==> inputs of quartz <==
==> flow/design.v <==
`timescale 1ns / 1ps
module receiver #(parameter clks_per_bit = 50)(
  input clk,
  input rst_n,
  input din,
  output reg [7:0] dout,
  output reg valid
    );
  reg [3:0] state;
  reg [13:0] counter1;
  reg [3:0] counter2;
  parameter IDLE = 3'b000;
  parameter START_BIT = 3'b001;
  parameter DATA_BIT = 3'b010;
  parameter STOP_BIT = 3'b011;
  always @(posedge clk) begin
  if(!rst_n) begin
    dout <= 0;
    valid <= 0;
    state <= 0;
    counter1 <= 0;
    counter2 <= 0;
  end
  else
  case(state)
  IDLE: begin
    counter1 <= 0;
    counter2 <= 0;
    valid <= 1'b0;
    if(din == 1'b0) begin
      state <= START_BIT;
    end
    else begin
      state <= IDLE;
    end  
  end
  START_BIT: begin
    if(counter1 < clks_per_bit/2) begin
      counter1 <= counter1+1;
      state <= START_BIT; 
    end
    else begin
      counter1 <= 0;
      state <= DATA_BIT;
    end
  end
  DATA_BIT: begin
    if(counter1 <= clks_per_bit)begin
      counter1 <= counter1+1;
      state <= DATA_BIT;
    end
    else begin
      counter1 <= 0;
      if(counter2 <= 4'b0111)begin
        dout[counter2] <= din;
        counter2 <= counter2+1;
      end
      else begin
        counter2 <= 0;
        state <= STOP_BIT;
      end
    end
  end
  STOP_BIT: begin
  if (din == 1'b1) begin
    if(counter1 <= clks_per_bit)begin
      valid <= 1'b0;
      counter1 <= counter1+1;
      state <= STOP_BIT;
    end
    else begin
      valid <= 1'b1;
      state <= IDLE;
    end
  end
  else begin
    state <= STOP_BIT;
  end
 end 
  endcase
  end  
endmodule
`timescale 1ns / 1ps
module transmitter #(parameter clks_per_bit = 50)(
  input clk,
  input rst_n,
  input valid,
  input [7:0] din,
  output reg dout,
  output reg done,
  output reg tx_busy,
  output reg valid_test
    );
  reg [3:0] state;
  reg [13:0] counter1;
  reg [3:0] counter2;
  reg [7:0] r_din;
  parameter IDLE = 3'b000;
  parameter START_BIT = 3'b001;
  parameter DATA_BIT = 3'b010;
  parameter STOP_BIT = 3'b011;
  always @(posedge clk) begin
    if(!rst_n) begin
      dout <= 0;
      done <= 0;
      tx_busy <= 0;
      valid_test <= 0;
      state <= 0;
      counter1 <= 0;
      counter2 <= 0;
      r_din <= 0;
    end
    else
    case (state)
    IDLE: begin
      counter2 <= 0;
      dout <= 1'b1;
      counter1 <= 0;
      done <= 0;
      valid_test = 0;
        if(valid) begin 
          state <= START_BIT;
          r_din <= din;
          tx_busy <= 1;
        end
        else begin
          state <= IDLE;
        end 
    end   
    START_BIT: begin
      if(counter1 <= clks_per_bit-1) begin
        counter1 <= counter1 + 1;
        state <= START_BIT;
      end
      else begin
        dout <= 1'b0;
        counter1 <= 0;
        state <= DATA_BIT;
      end
    end
    DATA_BIT: begin
      if(counter1 <= clks_per_bit-1) begin
        counter1 <= counter1 + 1;
        state <= DATA_BIT; 
      end 
      else begin
        counter1 <= 0;
        if(counter2 <= 4'b0111) begin
            dout <= r_din[counter2];
            counter2 <= counter2 + 1;
            state <= DATA_BIT;
          end 
          else begin
            counter2 <= 0;
            state <= STOP_BIT;
          end
      end        
    end    
    STOP_BIT: begin
      if(counter1 <= clks_per_bit-1) begin
        dout <= 1'b1;
        counter1 <= counter1 + 1;
        done <= 1'b0; 
        state <= STOP_BIT;
      end
      else begin
        counter1 <= 0;
        done <= 1'b1; 
        state <= IDLE;
        tx_busy <= 0;
      end
    end
    endcase  
  end  
endmodule
`timescale 1ns / 1ps
module connection_receiver_master(
  input clk,
  input rst_n,
  input valid_tx,
  input [7:0] dout,
  input pready,
  output reg [1:0] pselx_m,
  output reg [31:0] pwdata_m,
  output reg [31:0] paddr_m,
  output reg pwrite_m,
  output reg valid
    );
  reg [2:0] state;
  reg [2:0] count1;
  reg [2:0] count2;
  parameter IDLE = 3'b000;
  parameter SEL = 3'b001;
  parameter WR_EN = 3'b010;
  parameter DATA = 3'b011;
  parameter ADDR = 3'b100;
  parameter WAIT = 3'b101;
always @(posedge clk) begin
if(!rst_n) begin
  pselx_m <= 0;
  pwdata_m <= 0;
  paddr_m <= 0;
  pwrite_m <= 0;
  valid <= 0;
  state <= 0;
  count1 <= 0;
  count2 <= 0;
end
else
case(state)
IDLE: begin
  pselx_m <= 0;
  pwdata_m <= 0;
  paddr_m <= 0;
  pwrite_m <= 0;
  valid <= 0;
  count1 <= 0;
  count2 <= 0; 
  state <= SEL;           
end
SEL: begin
  if(valid_tx == 1'b1) begin
    pselx_m <= dout[1:0];
    state <= WR_EN;
  end
  else
    state <= SEL;
end
WR_EN: begin
  if(valid_tx == 1'b1)begin
    pwrite_m <= dout[0];
    state <= DATA; 
  end
  else
    state <= WR_EN;  
end
DATA: begin
  if(valid_tx == 1'b1) begin 
    if(count1 < 3)begin
      pwdata_m[32-(count1*8)-1 -:8] <= dout;
      count1 <= count1+1;
      state <= DATA;  
    end else begin
      pwdata_m[32-(count1*8)-1 -:8] <= dout;
      count1 <= 0;
      state <= ADDR;  
    end
  end
end
ADDR: begin
  if(valid_tx == 1'b1) begin
    if(count2 < 3)begin
      paddr_m[32-(count2*8)-1 -:8] <= dout;
      count2 <= count2+1; 
      state <= ADDR;
      valid <= 1'b0;
    end else begin
      paddr_m[32-(count2*8)-1 -:8] <= dout;
      count2 <= 0;
      valid <= 1'b1;
      state <= WAIT;      
    end
  end 
 end
WAIT: begin
    valid <= 0;
    if(pready) begin
      state <= IDLE;
    end
end 
endcase
end   
endmodule
`timescale 1ns / 1ps
module apb_master(
  input pclk,
  input prst_n,
  input pwrite_m,
  input [31:0] pwdata_m,
  input [31:0] paddr_m,
  input [1:0] pselx_m,
  input pready,  
  input valid,
  output pwrite_s,
  output [1:0] pselx_s,
  output reg penable,
  output [31:0] paddr_s,
  output [31:0] pwdata_s
    );
  reg [31:0] paddr_reg;
  reg pwrite_reg;
  reg [31:0] pwdata_reg;
  reg [1:0] pselx_reg;
  parameter IDLE = 2'b00;
  parameter SETUP = 2'b01;
  parameter ACCESS = 2'b10;
  reg [1:0] state;
always @(posedge pclk) begin
if(!prst_n) begin
  paddr_reg <= 0;
  pwrite_reg <= 0;
  pwdata_reg <= 0;
  pselx_reg <= 0;
  penable <= 0;
  state <= IDLE;
end
else
case(state)
IDLE: begin
  pselx_reg <= 0;
  penable <= 0;
    if(valid)begin
      state <= SETUP;
    end
    else
    state <= IDLE;
end
SETUP: begin
  pselx_reg <= pselx_m;
  penable <= 1'b0;
  state <= ACCESS;
end
ACCESS: begin
    penable <= 1'b1;
    if(pwrite_m == 1) begin   
      paddr_reg <= paddr_m;
      pwrite_reg <= pwrite_m;
      pwdata_reg <= pwdata_m;
    end
    if(pready) begin
     state <= IDLE;
     penable <= 1'b0;
    end
    else begin
      state <= ACCESS;
    end
end
endcase
end
  assign paddr_s = paddr_reg;
  assign pwrite_s = pwrite_reg;
  assign pwdata_s = pwdata_reg;
  assign pselx_s = pselx_reg;
endmodule
module demux_slave(
  input clk,
  input [1:0] sel,
  input [31:0] data,
  input [31:0] addr,
  output [65:0] psel_s1,
  output [65:0] psel_s2
);
assign psel_s1 = (sel == 2'b10)? {data, sel, addr} : 66'd0;
assign psel_s2 = (sel == 2'b01)? {data, sel, addr} : 66'd0;
endmodule
module mux_pready(
  input clk,
  input rst_n,
  input [1:0] sel,
  input pready_mas1,
  input pready_mas2,
  output reg pready
  );
  always @(posedge clk) begin
    if (!rst_n)
        pready <= 0;
    else if (sel == 2'b10)
        pready <= pready_mas1;
    else
        pready <= pready_mas2;
  end
  endmodule
module slave(
input penable,
input [31:0] pwdata_in,
input clk,
input rst_n,
input [1:0] psel,
input pready_tr_in,
input pwrite,
input [31:0] addr,
output reg [31:0] pwdata_out,
output reg valid_fsm,
output reg pready_out,
output reg [31:0] addr_out
);
reg [1:0] state;
  parameter IDLE = 2'b00;
  parameter NEXT = 2'b01;
  parameter WAIT_FOR_COMPLETION = 2'b10;
  parameter CLEANUP = 2'b11;
always @(posedge clk) begin
  if(!rst_n) begin
    pwdata_out <= 0;
    valid_fsm <= 0;
    pready_out <= 0;
    addr_out <= 0;
    state <= IDLE;
  end
  else
  case (state) 
  IDLE: begin
    pwdata_out <= 0;
    valid_fsm <= 0;
    pready_out <= 0;
    addr_out <= 0; 
      if(penable == 1'b1) begin
        state <= NEXT;
      end
   end   
  NEXT: begin   
          if(pwrite == 1'b1) begin
            pwdata_out <= pwdata_in;
            addr_out <= addr;
            valid_fsm <= 1'b1;
            pready_out <= 1'b1;  
            state <= WAIT_FOR_COMPLETION;
          end  
  end
  WAIT_FOR_COMPLETION: begin
        if (pready_out)
          state <= CLEANUP;  
  end
  CLEANUP: begin
     valid_fsm <= 1'b0;
     pready_out <= 0;
     state <= IDLE;
  end
  endcase
end    
endmodule
module connection_slave2_transmitter(
  input [31:0] data_in_s,
  input clk,
  input rst_n,
  input valid_fsm_s,
  input done,
  input tx_busy,
  input [31:0] addr_s,
  output reg valid,
  output reg [7:0] data_out,
  output reg pready_slave,
  output reg [31:0] addr_out
    );
   reg [3:0] counter;
   reg [1:0] state;
    always @(posedge clk) begin
      if(!rst_n) begin
        valid <= 0;
        data_out <= 0;
        pready_slave <= 0;
        addr_out <= 0;
        counter <= 0;
        state <= 0;
      end
      else
      case(state)
        0: begin
          valid <= 1'b0;
          pready_slave <= 1'b0;
          if(valid_fsm_s) begin
            state <= 1;
          end
          else begin
            state <= 0;
          end
        end
        1: begin
          addr_out <= addr_s;
          if(counter < 3) begin
            data_out <= data_in_s[32-(counter*8)-1 -:8];
            counter <= counter+1; 
            valid <= 1'b1;
            state <= 2;
          end
          else begin
            data_out <= data_in_s[32-(counter*8)-1 -:8];
            counter <= 0; 
            state <= 0;
          end
        end
        2: begin
          valid <= 1'b0;
          if(done) begin
            pready_slave <= 1'b1;
            state <= 1;
          end
          else begin
            state <= 2;
            pready_slave <= 1'b0;
          end
        end
       endcase      
    end
endmodule
`timescale 1ns / 1ps
module top(
  input clk,
  input rst_n,
  input din_rx,
  output dout_tx_s1,
  output dout_tx_s2,
  output [31:0] addr_tx_s1,
  output [31:0] addr_tx_s2
    );
  wire [7:0] dout_rx;
  wire valid_rx;
  wire [1:0] sel;
  wire [31:0] data;
  wire [31:0] addr_rx;
  wire en;
  wire valid_master;
  wire penable;
  wire pwrite_slave;
  wire pready_fsm;
  wire [1:0] psel_slave;
  wire pready_master;
  wire valid_slave;
  wire [31:0] addr_slave;
  wire test_valid;
  wire [31:0] din_tx;
  wire [31:0] data_fsm1;
  wire [31:0] data_fsm2;
  wire valid_fsm_s1;
  wire valid_fsm_s2;
  wire valid_tx;
  wire [7:0] data_tx;
  wire dout_tx_in;
  wire done;
  wire [31:0] addr_fsm1;
  wire [31:0] addr_fsm2;
  wire tx_busy;
  wire [65:0] psel_slave1;
  wire [65:0] psel_slave2;
  wire valid_tx2;
  wire [7:0] data_tx2;
  wire done2;
  wire tx_busy2;
  wire pready_fsm2;
  wire pready_fsm1;
  wire pready_fsm_mas;
  receiver dut0(
  .clk(clk),
  .rst_n(rst_n),
  .din(din_rx),
  .dout(dout_rx),
  .valid(valid_rx)
  );
  connection_receiver_master dut1(
  .clk(clk),
  .rst_n(rst_n),
  .valid_tx(valid_rx),
  .dout(dout_rx),
  .pselx_m(sel),
  .pwdata_m(data),
  .paddr_m(addr_rx),
  .pwrite_m(en),
  .pready(pready_fsm_mas),
  .valid(valid_master)
  );
  apb_master dut2(
  .pclk(clk),
  .prst_n(rst_n),
  .pwrite_m(en),
  .pwdata_m(data),
  .paddr_m(addr_rx),
  .pselx_m(sel),
  .pready(pready_fsm_mas),
  .valid(valid_master),
  .pwrite_s(pwrite_slave),
  .pselx_s(psel_slave),
  .penable(penable),
  .paddr_s(addr_slave),
  .pwdata_s(din_tx)
  );
  demux_slave dut3(
  .clk(clk),
  .sel(psel_slave),
  .data(din_tx),
  .addr(addr_slave),
  .psel_s1(psel_slave1),
  .psel_s2(psel_slave2)
  );
  mux_pready dut4(
  .clk(clk),
  .rst_n(rst_n),
  .sel(psel_slave),
  .pready(pready_fsm_mas),
  .pready_mas1(pready_fsm1),
  .pready_mas2(pready_fsm2)
  );
  slave dut5 (
  .penable(penable),
  .pwdata_in(psel_slave1[65:34]),
  .clk(clk),
  .rst_n(rst_n),
  .addr(psel_slave1[31:0]),
  .psel(psel_slave1[33:32]),
  .pready_tr_in(),
  .pwdata_out(data_fsm1),
  .valid_fsm(valid_fsm_s1),
  .pready_out(),
  .pwrite(pwrite_slave),
  .addr_out(addr_fsm1)
  );
  slave dut6 (
  .penable(penable),
  .pwdata_in(psel_slave2[65:34]),
  .clk(clk),
  .rst_n(rst_n),
  .addr(psel_slave2[31:0]),
  .psel(psel_slave2[33:32]),
  .pready_tr_in(),
  .pwdata_out(data_fsm2),
  .valid_fsm(valid_fsm_s2),
  .pready_out(),
  .pwrite(pwrite_slave),
  .addr_out(addr_fsm2)
  );
  connection_slave2_transmitter dut7(
  .data_in_s(data_fsm1),
  .clk(clk),
  .rst_n(rst_n),
  .addr_s(addr_fsm1),
  .valid_fsm_s(valid_fsm_s1),
  .valid(valid_tx),
  .data_out(data_tx),
  .done(done),
  .addr_out(addr_tx_s1),
  .tx_busy(tx_busy),
  .pready_slave(pready_fsm1)
    );
  connection_slave2_transmitter dut8(
  .data_in_s(data_fsm2),
  .clk(clk),
  .rst_n(rst_n),
  .addr_s(addr_fsm2),
  .valid_fsm_s(valid_fsm_s2),
  .valid(valid_tx2),
  .data_out(data_tx2),
  .done(done2),
  .addr_out(addr_tx_s2),
  .tx_busy(tx_busy2),
  .pready_slave(pready_fsm2)
    );    
  transmitter dut9(
  .clk(clk),
  .rst_n(rst_n),
  .valid(valid_tx),
  .din(data_tx),
  .dout(dout_tx_s1),
  .valid_test(),
  .tx_busy(tx_busy),
  .done(done)
  );
  transmitter dut10(
  .clk(clk),
  .rst_n(rst_n),
  .valid(valid_tx2),
  .din(data_tx2),
  .dout(dout_tx_s2),
  .valid_test(),
  .tx_busy(tx_busy2),
  .done(done2)
  );
endmodule
==> flow/run.sh <==
#!/bin/bash
# the make line also repeats each setting of config.mk as NAME=value (left out here)
make -C /OpenROAD-flow-scripts/flow DESIGN_CONFIG=/design/flow/config.mk WORK_HOME=/design/flow/orfs CLKGATE_MAP_FILE= finish
==> flow/config.mk <==
export PLATFORM = sky130hd
export DESIGN_NAME = top
export DESIGN_NICKNAME = top
export VERILOG_FILES = /design/flow/design.v
export SDC_FILE = /design/flow/constraint.sdc
export NUM_CORES = 4
export LEC_CHECK = 0
export ABC_AREA = 1
export CAP_MARGIN = 20
export CORE_MARGIN = 2
export CORE_UTILIZATION = 72
export CTS_CLUSTER_DIAMETER = 363
export CTS_CLUSTER_SIZE = 15
export PLACE_DENSITY_LB_ADDON = 0.01
export SETUP_SLACK_MARGIN = -0.21
export SLEW_MARGIN = 20
==> flow/constraint.sdc <==
create_clock -name core_clock -period 2.37 [get_ports {clk}]
set_input_delay 0.4740 -clock core_clock [delete_from_list [all_inputs] [get_ports {clk}]]
set_output_delay 0.4740 -clock core_clock [all_outputs]
set_load 0.01 [all_outputs]
==> inputs of raven, as changes to quartz <==
==> flow/config.mk (replaced) <==
export PLATFORM = sky130hd
export DESIGN_NAME = top
export DESIGN_NICKNAME = top
export VERILOG_FILES = /design/flow/design.v
export SDC_FILE = /design/flow/constraint.sdc
export NUM_CORES = 4
export LEC_CHECK = 0
export CAP_MARGIN = 20
export CORE_MARGIN = 2
export CORE_UTILIZATION = 72
export CTS_CLUSTER_DIAMETER = 205
export CTS_CLUSTER_SIZE = 35
export SETUP_SLACK_MARGIN = 1.31
export SLEW_MARGIN = 20
==> flow/constraint.sdc (replaced) <==
create_clock -name core_clock -period 4.42 [get_ports {clk}]
set_input_delay 0.8840 -clock core_clock [delete_from_list [all_inputs] [get_ports {clk}]]
set_output_delay 0.8840 -clock core_clock [all_outputs]
set_load 0.01 [all_outputs]
==> inputs of juniper, as changes to quartz <==
==> flow/config.mk (replaced) <==
export PLATFORM = sky130hd
export DESIGN_NAME = top
export DESIGN_NICKNAME = top
export VERILOG_FILES = /design/flow/design.v
export SDC_FILE = /design/flow/constraint.sdc
export NUM_CORES = 4
export LEC_CHECK = 0
export ABC_AREA = 1
export CAP_MARGIN = 10
export CORE_MARGIN = 2
export CORE_UTILIZATION = 70
export CTS_CLUSTER_DIAMETER = 65
export HOLD_SLACK_MARGIN = -0.1
export SETUP_SLACK_MARGIN = -0.13
export SLEW_MARGIN = 20
==> flow/constraint.sdc (replaced) <==
create_clock -name core_clock -period 2.27 [get_ports {clk}]
set_input_delay 0.4540 -clock core_clock [delete_from_list [all_inputs] [get_ports {clk}]]
set_output_delay 0.4540 -clock core_clock [all_outputs]
set_load 0.01 [all_outputs]
==> results <==
| item | raven | quartz | juniper |
|---|---|---|---|
| Vias in the first global route | 13.4k | 17.5k | 18.1k |
| Number of design-rule violations left by the first detailed-router iteration | 1368 | 2312 | 2370 |
| Multi-input gate area in the final layout | 0.00840 mm^2 | 0.00959 mm^2 | 0.00975 mm^2 |
| Result of the run | no timing/DRC/antenna violations | failed layout checks | failed layout checks |
| Layout check failures | - | setup timing | setup timing |
| Total die size | 0.0269 mm^2 | 0.0292 mm^2 | 0.0301 mm^2 |
| Power per unit of standard cell area | 319 mW/mm^2 | 605 mW/mm^2 | 717 mW/mm^2 |
| Critical path's slowest cell | sky130_fd_sc_hd__or4b_4 | sky130_fd_sc_hd__dfxtp_4 | sky130_fd_sc_hd__dfxtp_1 |
| Placed standard-cell area | 0.0193 mm^2 | 0.0219 mm^2 | 0.0219 mm^2 |
| Uppermost signal routing layer after detailed routing | met4 | met4 | met5 |
| Number of tap instances | 330 | 378 | 378 |
| Final setup violation count | 0 | 64 | 65 |
| Int Pwr | 0.00509 W | 0.0112 W | 0.0138 W |
| WL final | 40.5 mm | 54.0 mm | 57.0 mm |
No activity file was given, so power comes from the tool's default toggle rates.
